==> inputs of run a <==
// Sine_wave
module Sine_wave
    #(
        parameter DATA_WIDTH    = 12,
        parameter ANGLE_WIDTH   = 16
    )(
    input                       clk,
    input                       reset,
    input                       ce,
    input  [DATA_WIDTH:0]       ampl,  
    input  [ANGLE_WIDTH-1:0]    step,  
    output [DATA_WIDTH:0]    sin_wave,
    output [DATA_WIDTH:0]    cos_wave   
);
localparam  MID_LVL = 2 << (DATA_WIDTH-1);
localparam angle_90 = 51315; 
wire signed [DATA_WIDTH:0] Xo_cordic, Yo_cordic;
reg [ANGLE_WIDTH-1:0] angle ;
wire [1:0] quarter;
localparam QUARTER_1 = 0;
localparam QUARTER_2 = 1;
localparam QUARTER_3 = 2;
localparam QUARTER_4 = 3;
reg [2:0] state;
cordic # (
    .DATA_WIDTH    (DATA_WIDTH),
    .ANGLE_WIDTH   (ANGLE_WIDTH)
    ) cordic ( 
    .clk        ( clk), 
    .rst        ( reset      ),
    .x_i        ( ampl       ), 
    .quarter_in ( state      ),
    .theta_i    ( angle      ),
    .x_o        ( Xo_cordic  ), 
    .y_o        ( Yo_cordic  ),
  ...
export LEC_CHECK = 0
export ABC_AREA = 1
export CAP_MARGIN = 5
export CELL_PAD_IN_SITES_DETAIL_PLACEMENT = 2
export CORE_ASPECT_RATIO = 0.99
export CORE_MARGIN = 6
export CORE_UTILIZATION = 40
export CTS_CLUSTER_DIAMETER = 179
export GPL_ROUTABILITY_DRIVEN = 0
export PLACE_DENSITY_LB_ADDON = 0.16
export SLEW_MARGIN = 30
create_clock -name core_clock -period 3.53 [get_ports {clk}]
run.sh (not shown) runs the stock make flow with config.mk's settings and CLKGATE_MAP_FILE=.
==> run b: changes against run a <==
- ABC_AREA: 1 -> default
- CAP_MARGIN: 5 -> 20
- CELL_PAD_IN_SITES_DETAIL_PLACEMENT: 2 -> 1
- CORE_ASPECT_RATIO: 0.99 -> default
- CORE_MARGIN: 6 -> 2
- CTS_CLUSTER_DIAMETER: 179 -> default
- CTS_CLUSTER_SIZE: default -> 41
- SETUP_SLACK_MARGIN: default -> 1.16
- SLEW_MARGIN: 30 -> 20
==> flow/constraint.sdc (replaced) <==
create_clock -name core_clock -period 6.36 [get_ports {clk}]
set_input_delay 1.2720 -clock core_clock [delete_from_list [all_inputs] [get_ports {clk}]]
set_output_delay 1.2720 -clock core_clock [all_outputs]
set_load 0.01 [all_outputs]
==> results <==
Post-synthesis xor/xnor area fraction: run a 2.24%; run b 10.6%
Chip area: run a 136000 sq um; run b 125000 sq um
Status: run a aborted with a tool error; run b finished clean
Last stage reached: run a global routing; run b -
Share of synthesized area spent on multiplexers: run a 0%; run b 1.11%
Register area share after synthesis: run a 28.7%; run b 29.8%
Y dimension of the die: run a 367 microns; run b 354 microns
FP Core Util: run a 40.5%; run b 40.2%
Synth Net Count: run a 8136; run b 6455
Ao+oa area frac: run a 19.9%; run b 18.2%
Worst slack at placement: run a -0.611 ns; run b 1.51 ns
Horizontal die dimension: run a 370 microns; run b 354 microns
Top cell type's share of synthesized area: run a 27.6%; run b 28.7%
Synthesized-area fraction occupied by and/or/nand/nor cells: run a 24.4%; run b 19.0%
Number of standard cells after synthesis: run a 7423; run b 5742
Area of the mapped netlist: run a 50800 sq um; run b 48900 sq um
Placed Instance Area: run a 53700 sq um; run b 51200 sq um
Synthesized-area fraction occupied by adder cells: run a 17.4%; run b 18.1%
Number of cells after detailed placement: run a 9090; run b 7315
Most repeated cell in the gate-level netlist after synthesis: run a sky130_fd_sc_hd__nand2_1; run b sky130_fd_sc_hd__nor2_1
CTS-repair resized insts: run a 160; run b 0
Std-Cell Core Area: run a 125000 sq um; run b 122000 sq um

========
==> inputs of trial 72 <==
==> flow/design.v <==
`timescale 1ns / 1ps
module rotator
    #( 
    parameter DATA_WIDTH    = 12,
    parameter ANGLE_WIDTH   = 16,
    parameter ROTATOR_NUMBER = 1
    )(  
    input                                   clk,
    input                                   rst,
    input  wire signed [DATA_WIDTH:0]       x_i,
    input  wire signed [DATA_WIDTH:0]       y_i,
    input  wire signed [ANGLE_WIDTH:0]      z_i,
    input              [1:0]                quarter_in,
    input  wire        [ANGLE_WIDTH:0]      atan,
    output reg signed  [DATA_WIDTH:0]       x_o,
    output reg signed  [DATA_WIDTH:0]       y_o,
    output reg signed  [ANGLE_WIDTH:0]      z_o,
    output reg         [1:0]                quarter_out
);
wire signed [DATA_WIDTH:0] shifted_x;
wire signed [DATA_WIDTH:0] shifted_y;
assign shifted_x = x_i >>> ROTATOR_NUMBER;
assign shifted_y = y_i >>> ROTATOR_NUMBER;
always@(posedge clk)begin
    if (rst) begin
        x_o <= 0;
        y_o <= 0;
        z_o <= 0;
        quarter_out <=0;
    end else begin
        quarter_out <= quarter_in;
        if (z_i > 0) begin
            x_o <= x_i - shifted_y;
            y_o <= y_i + shifted_x;
            z_o <= z_i - atan;
        end else begin
            x_o <= x_i + shifted_y;
            y_o <= y_i - shifted_x;
            z_o <= z_i + atan;
        end
    end
end
endmodule
`timescale 1ns / 1ps
module cordic#(
    parameter DATA_WIDTH    = 12,
    parameter ANGLE_WIDTH   = 16
    )(
    input                           clk,
    input                           rst,
    input  signed [DATA_WIDTH:0]    x_i,
    input         [1:0]             quarter_in,
    input         [ANGLE_WIDTH-1:0]   theta_i,  
    output signed [DATA_WIDTH:0]    x_o,
    output signed [DATA_WIDTH:0]    y_o,
    output        [1:0]             quarter_out
    );
parameter ROTATORS_COUNT = 16;
genvar i;
wire signed   [DATA_WIDTH:0]  x_wire     [ROTATORS_COUNT:0]; 
wire signed   [DATA_WIDTH:0]  y_wire     [ROTATORS_COUNT:0]; 
wire signed   [ANGLE_WIDTH:0] z_wire     [ROTATORS_COUNT:0]; 
wire          [1:0]           quarter    [ROTATORS_COUNT:0]; 
assign x_wire[0][DATA_WIDTH:0] = x_i[DATA_WIDTH:0];
assign y_wire[0][DATA_WIDTH:0] = 0;
assign z_wire[0][ANGLE_WIDTH:0] = theta_i[ANGLE_WIDTH-1:0];
assign quarter[0][1:0] = quarter_in[1:0];
assign x_o[DATA_WIDTH:0] = x_wire[ROTATORS_COUNT][DATA_WIDTH:0];
assign y_o[DATA_WIDTH:0] = y_wire[ROTATORS_COUNT][DATA_WIDTH:0];
assign quarter_out[1:0] = quarter[ROTATORS_COUNT][1:0];
generate
    for(i=0; i < ROTATORS_COUNT; i = i + 1) begin
        rotator
        #( 
        .DATA_WIDTH    (DATA_WIDTH),
        .ANGLE_WIDTH   (ANGLE_WIDTH),
        .ROTATOR_NUMBER(i)
        ) rotator (  
        .clk        ( clk ),
        .rst        ( rst ),
        .x_i        ( x_wire[i][DATA_WIDTH:0]   ),
        .y_i        ( y_wire[i][DATA_WIDTH:0]   ),
        .z_i        ( z_wire[i][ANGLE_WIDTH:0]  ),
        .quarter_in (quarter[i]                 ),
        .atan       ( tanangle(i)               ),
        .x_o        ( x_wire[i+1][DATA_WIDTH:0] ),
        .y_o        ( y_wire[i+1][DATA_WIDTH:0] ),
        .z_o        ( z_wire[i+1][ANGLE_WIDTH:0]),
        .quarter_out( quarter[i+1]              )
        );
    end
endgenerate
function [ANGLE_WIDTH:0] tanangle;
    input [3:0] i;
begin
    case (i)
    4'b0000: tanangle = 25723;  
    4'b0001: tanangle = 15204;  
    4'b0010: tanangle = 8028;  
    4'b0011: tanangle = 4076;  
    4'b0100: tanangle = 2045;  
    4'b0101: tanangle = 1022;  
    4'b0110: tanangle = 511;  
    4'b0111: tanangle = 256;  
    4'b1000: tanangle = 128;  
    4'b1001: tanangle = 65;  
    4'b1010: tanangle = 32;  
    4'b1011: tanangle = 16;  
    4'b1100: tanangle = 8;  
    4'b1101: tanangle = 4;  
    4'b1110: tanangle = 2;  
    4'b1111: tanangle = 1;  
    endcase
    end
endfunction
endmodule
`timescale 1ns / 1ps
module Sine_wave
    #(
        parameter DATA_WIDTH    = 12,
        parameter ANGLE_WIDTH   = 16
    )(
    input                       clk,
    input                       reset,
    input                       ce,
    input  [DATA_WIDTH:0]       ampl,  
    input  [ANGLE_WIDTH-1:0]    step,  
    output [DATA_WIDTH:0]    sin_wave,
    output [DATA_WIDTH:0]    cos_wave   
);
localparam  MID_LVL = 2 << (DATA_WIDTH-1);
localparam angle_90 = 51315; 
wire signed [DATA_WIDTH:0] Xo_cordic, Yo_cordic;
reg [ANGLE_WIDTH-1:0] angle ;
wire [1:0] quarter;
localparam QUARTER_1 = 0;
localparam QUARTER_2 = 1;
localparam QUARTER_3 = 2;
localparam QUARTER_4 = 3;
reg [2:0] state;
cordic # (
    .DATA_WIDTH    (DATA_WIDTH),
    .ANGLE_WIDTH   (ANGLE_WIDTH)
    ) cordic ( 
    .clk        ( clk), 
    .rst        ( reset      ),
    .x_i        ( ampl       ), 
    .quarter_in ( state      ),
    .theta_i    ( angle      ),
    .x_o        ( Xo_cordic  ), 
    .y_o        ( Yo_cordic  ),
    .quarter_out( quarter    )
);
assign sin_wave = (quarter == QUARTER_1) | (quarter == QUARTER_2) ? MID_LVL + Yo_cordic : MID_LVL -Yo_cordic;
assign cos_wave = (quarter == QUARTER_1) | (quarter == QUARTER_4) ? MID_LVL + Xo_cordic : MID_LVL -Xo_cordic;
always@(posedge clk)begin
    if (!ce) begin
    end else if (reset) begin
        state <= QUARTER_1;
        angle <= 0;
    end else begin
        case (state)
            QUARTER_1: begin
                if (angle < angle_90 - step)
                    angle <= angle + step;
                else begin
                    state <= QUARTER_2;
                end
            end
            QUARTER_2: begin
                if (angle > step)
                    angle <= angle - step;
                else begin
                    state <= QUARTER_3;
                end
            end
            QUARTER_3: begin
                if (angle < angle_90 - step)
                    angle <= angle + step;
                else begin
                    state <= QUARTER_4;
                end
            end
            QUARTER_4: begin
                if (angle > step)
                    angle <= angle - step;
                else begin
                    state <= QUARTER_1;
                end
            end
        endcase
    end
end
endmodule
==> flow/run.sh <==
#!/bin/bash
# the make line also repeats each setting of config.mk as NAME=value (left out here)
make -C /OpenROAD-flow-scripts/flow DESIGN_CONFIG=/design/flow/config.mk WORK_HOME=/design/flow/orfs CLKGATE_MAP_FILE= finish
==> flow/config.mk <==
export PLATFORM = sky130hd
export DESIGN_NAME = Sine_wave
export DESIGN_NICKNAME = Sine_wave
export VERILOG_FILES = /design/flow/design.v
export SDC_FILE = /design/flow/constraint.sdc
export NUM_CORES = 4
export LEC_CHECK = 0
export ABC_AREA = 1
export CAP_MARGIN = 20
export CORE_ASPECT_RATIO = 0.5
export CORE_MARGIN = 2
export CORE_UTILIZATION = 72
export CTS_CLUSTER_DIAMETER = 321
export CTS_CLUSTER_SIZE = 98
export SLEW_MARGIN = 20
export TNS_END_PERCENT = 10
==> flow/constraint.sdc <==
create_clock -name core_clock -period 2.4 [get_ports {clk}]
set_input_delay 0.4800 -clock core_clock [delete_from_list [all_inputs] [get_ports {clk}]]
set_output_delay 0.4800 -clock core_clock [all_outputs]
set_load 0.01 [all_outputs]
==> build 74: changes against trial 72 <==
--- a/flow/config.mk
+++ b/flow/config.mk
@@ -9,8 +9,6 @@
 export CAP_MARGIN = 20
-export CORE_ASPECT_RATIO = 0.5
 export CORE_MARGIN = 2
-export CORE_UTILIZATION = 72
-export CTS_CLUSTER_DIAMETER = 321
-export CTS_CLUSTER_SIZE = 98
+export CORE_UTILIZATION = 71
+export PLACE_DENSITY = 0.62
+export SETUP_SLACK_MARGIN = -0.01
 export SLEW_MARGIN = 20
-export TNS_END_PERCENT = 10
==> flow/constraint.sdc (replaced) <==
create_clock -name core_clock -period 3.19 [get_ports {clk}]
set_input_delay 0.6380 -clock core_clock [delete_from_list [all_inputs] [get_ports {clk}]]
set_output_delay 0.6380 -clock core_clock [all_outputs]
set_load 0.01 [all_outputs]
==> summary of the runs <==
Trial 72 aborted during 5_1_grt (GRT-0232). Build 74 completed without violations. Synthesized cell count is the same in build 74 and trial 72. Between build 74 and trial 72, the lower die area is in trial 72 (gap 1.2%, measured against trial 72). Synthesized area is the same in trial 72 and build 74.
==> figures <==
Number of rows in the core area: build 74 98; trial 72 68
Placement-stage cell area: build 74 53200 um2; trial 72 61600 um2
Flops after synth: build 74 720; trial 72 720
Resized Gates After CTS: build 74 9; trial 72 664
Final weighted congestion of routability-driven global placement: build 74 0.979; trial 72 1.07
Floorplan core area: build 74 71200 um2; trial 72 69400 um2
Number of cells after detailed placement: build 74 8454; trial 72 9530
Number of top-level design ports: build 74 58; trial 72 58
Area of the chip: build 74 73800 um2; trial 72 72900 um2
Chip width: build 74 272 um; trial 72 380 um
Die H: build 74 272 um; trial 72 192 um
Core Util at FP: build 74 71.4%; trial 72 73.2%
Run status: build 74 timing/DRC/antenna clean; trial 72 stopped before the end
Stage where the flow stopped: build 74 -; trial 72 5_1_grt
Count of buffers added by post-CTS timing repair for setup: build 74 0; trial 72 56
Dpl hpwl: build 74 105000 um; trial 72 117000 um
Total CTS buffers: build 74 77; trial 72 11
Synth warn: build 74 19; trial 72 19
Port Buffers: build 74 57; trial 72 57
Pre-CTS setup slack: build 74 -0.296 ns; trial 72 -1.01 ns
CTS H-tree lvls: build 74 3; trial 72 1

========
==> inputs of v11 <==
Starts from the design.v that is shown in full above.
export LEC_CHECK = 0
export CAP_MARGIN = 5
export CORE_MARGIN = 2
export CORE_UTILIZATION = 72
export SLEW_MARGIN = 20
create_clock -name core_clock -period 2.99 [get_ports {clk}]
==> inputs of v17, as changes to v11 <==
--- a/flow/config.mk
+++ b/flow/config.mk
@@ -7,5 +7,11 @@
 export LEC_CHECK = 0
-export CAP_MARGIN = 5
+export ABC_AREA = 1
+export CAP_MARGIN = 20
+export CELL_PAD_IN_SITES_DETAIL_PLACEMENT = 0
 export CORE_MARGIN = 2
-export CORE_UTILIZATION = 72
-export SLEW_MARGIN = 20
+export CORE_UTILIZATION = 15
+export GPL_TIMING_DRIVEN = 1
+export MIN_ROUTING_LAYER = met1
+export PLACE_DENSITY = 0.51
+export SETUP_SLACK_MARGIN = -0.22
+export SLEW_MARGIN = 5
==> flow/constraint.sdc (replaced) <==
create_clock -name core_clock -period 4.47 [get_ports {clk}]
set_input_delay 0.8940 -clock core_clock [delete_from_list [all_inputs] [get_ports {clk}]]
set_output_delay 0.8940 -clock core_clock [all_outputs]
set_load 0.01 [all_outputs]
==> inputs of v36, as changes to v11 <==
--- a/flow/config.mk
+++ b/flow/config.mk
@@ -7,5 +7,8 @@
 export LEC_CHECK = 0
-export CAP_MARGIN = 5
+export CAP_MARGIN = 20
 export CORE_MARGIN = 2
 export CORE_UTILIZATION = 72
+export CTS_CLUSTER_DIAMETER = 358
+export CTS_CLUSTER_SIZE = 32
+export PLACE_DENSITY = 0.66
 export SLEW_MARGIN = 20
==> flow/constraint.sdc (replaced) <==
create_clock -name core_clock -period 2.34 [get_ports {clk}]
set_input_delay 0.4680 -clock core_clock [delete_from_list [all_inputs] [get_ports {clk}]]
set_output_delay 0.4680 -clock core_clock [all_outputs]
set_load 0.01 [all_outputs]
==> results <==
item                                                                                                   v36         v17                             v11
Die Span X                                                                                          265 µm      586 µm                          265 µm
Weighted congestion reported at the end of routability-driven placement                              0.970       0.828                           0.947
Dominant cell by count in the synthesized netlist                                                   nor2_1     nand2_1                          nor2_1
Floorplan core density                                                                               0.728       0.151                           0.728
Multiplexer area fraction after synthesis                                                           0.0111           0                          0.0111
Fraction of post-synthesis cell area in the top cell type by area                                    0.287       0.276                           0.287
XOR/XNOR Fraction of Synth Area                                                                      0.106      0.0224                           0.106
Floorplan core area                                                                             0.0672 mm²   0.337 mm²                      0.0672 mm²
Post-DP Area                                                                                             -  0.0568 mm²                      0.0588 mm²
Sequential fraction of the synthesis area                                                            0.298       0.287                           0.298
Post-synth cell types                                                                                   87          51                              87
HPWL after detailed placement                                                                            -    99600 µm                       101000 µm
Result of the run                                                                aborted with a tool error  timing/DRC/antenna clean       aborted with a tool error
Last stage reached                                                       detailed placement (3_5_place_dp)           -  clock tree synthesis (4_1_cts)
Post-Syn Area per Cell                                                                            8.52 µm²    6.85 µm²                        8.52 µm²
Number of cells after detailed placement                                                                 -       11.9k                            7600
Count of instantiated cells in the yosys netlist                                                      5742        7423                            5742
Synthesized instance count                                                                            5742        7423                            5742
